==> inputs of try-pepper <==
==> flow/design.v <==
`timescale 1ns / 1ps
module black_cell(
    input  wire g_left, p_left,
    input  wire g_right, p_right,
    output wire g_out, p_out
);
    assign g_out = g_left | (p_left & g_right);
    assign p_out = p_left & p_right;
endmodule
module gray_cell(
    input  wire g_left, p_left,
    input  wire g_right,
    output wire g_out
);
    assign g_out = g_left | (p_left & g_right);
endmodule
module han_carlson_32(
    input  wire [31:0] a,
    input  wire [31:0] b,
    output wire [31:0] s,
    output wire        ca
);
    wire [31:0] g0, p0;
    assign g0 = a & b;
    assign p0 = a ^ b;
    wire [31:0] gg1, pp1;
    wire [31:0] gg2, pp2;
    wire [31:0] gg3, pp3;
    wire [31:0] gg4, pp4;
    wire [31:0] gg5, pp5;
    genvar i;
    generate
        for (i = 0; i < 32; i = i + 1) begin : STAGE1
            if (i >= 1) begin
                assign gg1[i] = g0[i] | (p0[i] & g0[i-1]);
                assign pp1[i] = p0[i] & p0[i-1];
            end else begin
                assign gg1[i] = g0[i];
                assign pp1[i] = p0[i];
            end
        end
    endgenerate
    generate
        for (i = 0; i < 32; i = i + 1) begin : STAGE2
            if (i >= 2) begin
                assign gg2[i] = gg1[i] | (pp1[i] & gg1[i-2]);
                assign pp2[i] = pp1[i] & pp1[i-2];
            end else begin
                assign gg2[i] = gg1[i];
                assign pp2[i] = pp1[i];
            end
        end
    endgenerate
    generate
        for (i = 0; i < 32; i = i + 1) begin : STAGE3
            if (i >= 4) begin
                assign gg3[i] = gg2[i] | (pp2[i] & gg2[i-4]);
                assign pp3[i] = pp2[i] & pp2[i-4];
            end else begin
                assign gg3[i] = gg2[i];
                assign pp3[i] = pp2[i];
            end
        end
    endgenerate
    generate
        for (i = 0; i < 32; i = i + 1) begin : STAGE4
            if (i >= 8) begin
                assign gg4[i] = gg3[i] | (pp3[i] & gg3[i-8]);
                assign pp4[i] = pp3[i] & pp3[i-8];
            end else begin
                assign gg4[i] = gg3[i];
                assign pp4[i] = pp3[i];
            end
        end
    endgenerate
    generate
        for (i = 0; i < 32; i = i + 1) begin : STAGE5
            if (i >= 16) begin
                assign gg5[i] = gg4[i] | (pp4[i] & gg4[i-16]);
                assign pp5[i] = pp4[i] & pp4[i-16];
            end else begin
                assign gg5[i] = gg4[i];
                assign pp5[i] = pp4[i];
            end
        end
    endgenerate
    wire [31:0] c;
    assign c[0] = 1'b0;
    generate
        for (i = 1; i < 32; i = i + 1) begin : CARRY_ASSIGN
            assign c[i] = gg5[i-1];
        end
    endgenerate
    assign ca = gg5[31];
    assign s = p0 ^ c;
endmodule
module full_adder(
    input a, b, c,
    output s, ca
);
    assign s  = a ^ b ^ c;
    assign ca = (a & b) | (b & c) | (c & a);
endmodule
module compressor_7to3(
    input  [31:0] a1, a2, a3, a4, a5, a6, a7,
    output [31:0] s,
    output [31:0] c1,   
    output [31:0] c2    
);
    genvar j;
    generate
        for (j = 0; j < 32; j = j + 1) begin
            wire s1, s2, s3, s4, d1, d2, d3, d4;
            full_adder f1 (.a(a1[j]), .b(a2[j]), .c(a3[j]), .s(s1), .ca(d1));
            full_adder f2 (.a(a4[j]), .b(a5[j]), .c(a6[j]), .s(s2), .ca(d2));
            full_adder f3 (.a(s1),   .b(s2),   .c(a7[j]),  .s(s3), .ca(d3));
            full_adder f4 (.a(d1),   .b(d2),   .c(d3),    .s(s4), .ca(d4));
            assign s[j]  = s3;
            assign c1[j] = s4;  
            assign c2[j] = d4;  
        end
    endgenerate
endmodule
module csa(
    input  [31:0] a, b, c,
    output [31:0] s,
    output [31:0] ca 
);
    assign s  = a ^ b ^ c;
    assign ca = ((a & b) | (b & c) | (c & a)) << 1;
endmodule
module Optimized_Wallace(
    input clk, rst,
    input [15:0] A, B,
    output reg [31:0] PRODUCT
);
    genvar i, j;
    wire [31:0] pp [0:15];
    generate
        for (i = 0; i < 16; i = i + 1) begin
            for (j = 0; j < 32; j = j + 1) begin
                if ((j >= i) && (j < i + 16))
                    assign pp[i][j] = A[j - i] & B[i];
                else
                    assign pp[i][j] = 1'b0;
            end
        end
    endgenerate
    wire [31:0] s0, s1_1, c0, c1, c0_2, c1_2, b0, b1, b0_2, b1_2;
     compressor_7to3 u1 (.a1(pp[0]), .a2(pp[1]), .a3(pp[2]), .a4(pp[3]), .a5(pp[4]), .a6(pp[5]), .a7(pp[6]), .s(s0), .c1(b0), .c2(b0_2));
     compressor_7to3 u2 (.a1(pp[7]), .a2(pp[8]), .a3(pp[9]), .a4(pp[10]), .a5(pp[11]), .a6(pp[12]), .a7(pp[13]), .s(s1_1), .c1(b1), .c2(b1_2));
   assign c0   = b0<<1;      
   assign c1   = b1<<1;      
   assign c0_2 = b0_2<<2;    
   assign c1_2 = b1_2<<2;   
    reg [31:0] r_s0, r_s1, r_c0, r_c1, r_c02, r_c12, r_pp14, r_pp15;
    always @(posedge clk or posedge rst) begin
        if (rst) begin
            r_s0 <= 0; r_s1 <= 0;
            r_c0 <= 0; r_c1 <= 0;
            r_c02 <= 0; r_c12 <= 0;
            r_pp14 <= 0; r_pp15 <= 0;
        end 
        else begin
            r_s0 <= s0; r_s1 <= s1_1;
            r_c0 <= c0; r_c1 <= c1;
            r_c02 <= c0_2; r_c12 <= c1_2;
            r_pp14 <= pp[14]; r_pp15 <= pp[15];
        end
    end
    wire [31:0] sum2, c1_s2, c2_s2, ca1, ca2;
    compressor_7to3 p1 (.a1(r_s0), .a2(r_s1), .a3(r_c0), .a4(r_c1), .a5(r_c02), .a6(r_c12), .a7(r_pp14), .s(sum2), .c1(c1_s2), .c2(c2_s2));
    assign ca1 = c1_s2<<1;     
    assign ca2 = c2_s2<<2;     
    reg [31:0] rsum2, rca1, rca2, rlt;
    always @(posedge clk or posedge rst) begin
        if (rst) begin
            rsum2 <= 0;
            rca1 <= 0;
            rca2 <= 0;
            rlt <= 0;
        end
        else begin
            rsum2 <= sum2;
            rca1 <= ca1;
            rca2 <= ca2;
            rlt <= r_pp15;
        end
    end
    wire [31:0] ps1, pca1, s, ca;
    csa q1 (.a(rsum2), .b(rca1), .c(rca2), .s(ps1), .ca(pca1));
    csa q2 (.a(rlt), .b(ps1), .c(pca1), .s(s), .ca(ca));
    reg [31:0] rsum, rcarry;
    always @(posedge clk or posedge rst) begin
        if (rst) begin
            rsum <= 0;
            rcarry <= 0;
        end 
        else begin
            rsum <= s;
            rcarry <= ca;
        end
    end
    wire [31:0] sum;
    wire carry;
    han_carlson_32 p2 (.a(rsum), .b(rcarry), .s(sum), .ca(carry));
    always @(posedge clk or posedge rst) begin
        if (rst)
            PRODUCT <= 0;
        else
            PRODUCT <= sum;
    end
endmodule
==> flow/run.sh <==
#!/bin/bash
# the make line also repeats each setting of config.mk as NAME=value (left out here)
make -C /OpenROAD-flow-scripts/flow DESIGN_CONFIG=/design/flow/config.mk WORK_HOME=/design/flow/orfs CLKGATE_MAP_FILE= finish
==> flow/config.mk <==
export PLATFORM = sky130hd
export DESIGN_NAME = Optimized_Wallace
export DESIGN_NICKNAME = Optimized_Wallace
export VERILOG_FILES = /design/flow/design.v
export SDC_FILE = /design/flow/constraint.sdc
export NUM_CORES = 4
export LEC_CHECK = 0
export CAP_MARGIN = 20
export CELL_PAD_IN_SITES_DETAIL_PLACEMENT = 0
export CELL_PAD_IN_SITES_GLOBAL_PLACEMENT = 0
export CORE_ASPECT_RATIO = 0.77
export CORE_MARGIN = 2
export CORE_UTILIZATION = 40
export CTS_CLUSTER_SIZE = 30
export GPL_ROUTABILITY_DRIVEN = 1
export GPL_TIMING_DRIVEN = 0
export HOLD_SLACK_MARGIN = 0.04
export PLACE_DENSITY_LB_ADDON = 0.26
export SLEW_MARGIN = 30
export TNS_END_PERCENT = 45
==> flow/constraint.sdc <==
create_clock -name core_clock -period 3.84 [get_ports {clk}]
set_input_delay 0.7680 -clock core_clock [delete_from_list [all_inputs] [get_ports {clk}]]
set_output_delay 0.7680 -clock core_clock [all_outputs]
set_load 0.01 [all_outputs]
==> inputs of try-juniper, as changes to try-pepper <==
Settings changed: ABC_AREA set to 1, CAP_MARGIN 20 to 0, CELL_PAD_IN_SITES_DETAIL_PLACEMENT 0 to unset, CELL_PAD_IN_SITES_GLOBAL_PLACEMENT 0 to unset, CORE_ASPECT_RATIO 0.77 to unset, CORE_UTILIZATION 40 to 72, CTS_CLUSTER_DIAMETER set to 224, CTS_CLUSTER_SIZE 30 to 75, GPL_ROUTABILITY_DRIVEN 1 to 0, GPL_TIMING_DRIVEN 0 to unset, HOLD_SLACK_MARGIN 0.04 to unset, PLACE_DENSITY_LB_ADDON 0.26 to 0.01, SETUP_SLACK_MARGIN set to 0.18, SLEW_MARGIN 30 to 5, TNS_END_PERCENT 45 to unset.
==> flow/constraint.sdc (replaced) <==
create_clock -name core_clock -period 1.53 [get_ports {clk}]
set_input_delay 0.3060 -clock core_clock [delete_from_list [all_inputs] [get_ports {clk}]]
set_output_delay 0.3060 -clock core_clock [all_outputs]
set_load 0.01 [all_outputs]
==> COMMIT_EDITMSG <==
Refresh implementation metrics

- The portion of synthesized area spent on multiplexers is 0.
* Met1 usage in global routing: 0.866
* Post-synthesis instance area: 18200 sq um
* Run status: stopped before the end
- For this run, the register share of the synthesized area comes to 0.463.
- Met2 usage: 1.22
- Top cells by area: sky130_fd_sc_hd__dfrtp_1, sky130_fd_sc_hd__fa_1, sky130_fd_sc_hd__inv_1, sky130_fd_sc_hd__nand2_1, sky130_fd_sc_hd__ha_1
- Progress stopped at 5_1_grt.
- In this run the cell area measured after placement is 21100 sq um.
* Post-place setup slack: -1120 ps
- Stop err: [ERROR GRT-0232] Routing congestion too high. Check the congestion heatmap in the GUI.
* Layer with the highest usage: met2
* Syn_area_per_cell: 10.4 sq um
- Core area: 25000 sq um
- Total GRT Usage: 0.952
- In this run, the synthesized area fraction spent on and/or/nand/nor cells is recorded as 0.116.
- Post-Syn Instances: 1746
The numbers above come from try-juniper.

==> COMMIT_EDITMSG <==
Log flow metrics for this revision

- On met1, the global router reports a usage of 0.251.
- Area fraction in and, or, nand and nor cells: 0.103
- The core region is 42400 sq um.
- Syn_area_per_cell: 13.2 sq um
- Run status: no timing/DRC/antenna violations
- Layer with the highest usage: met1
- For reference, the top cells by area after synthesis are sky130_fd_sc_hd__dfrtp_1, sky130_fd_sc_hd__fa_1, sky130_fd_sc_hd__and2_1, sky130_fd_sc_hd__ha_1, sky130_fd_sc_hd__inv_1.
* Met2 usage: 0.250
- The synthesized netlist handed to floorplanning was reported with a cell count of 1300.
- For this run, the register share of the synthesized area comes to 0.490.
- Total GRT Usage: 0.168
The numbers above come from try-pepper.

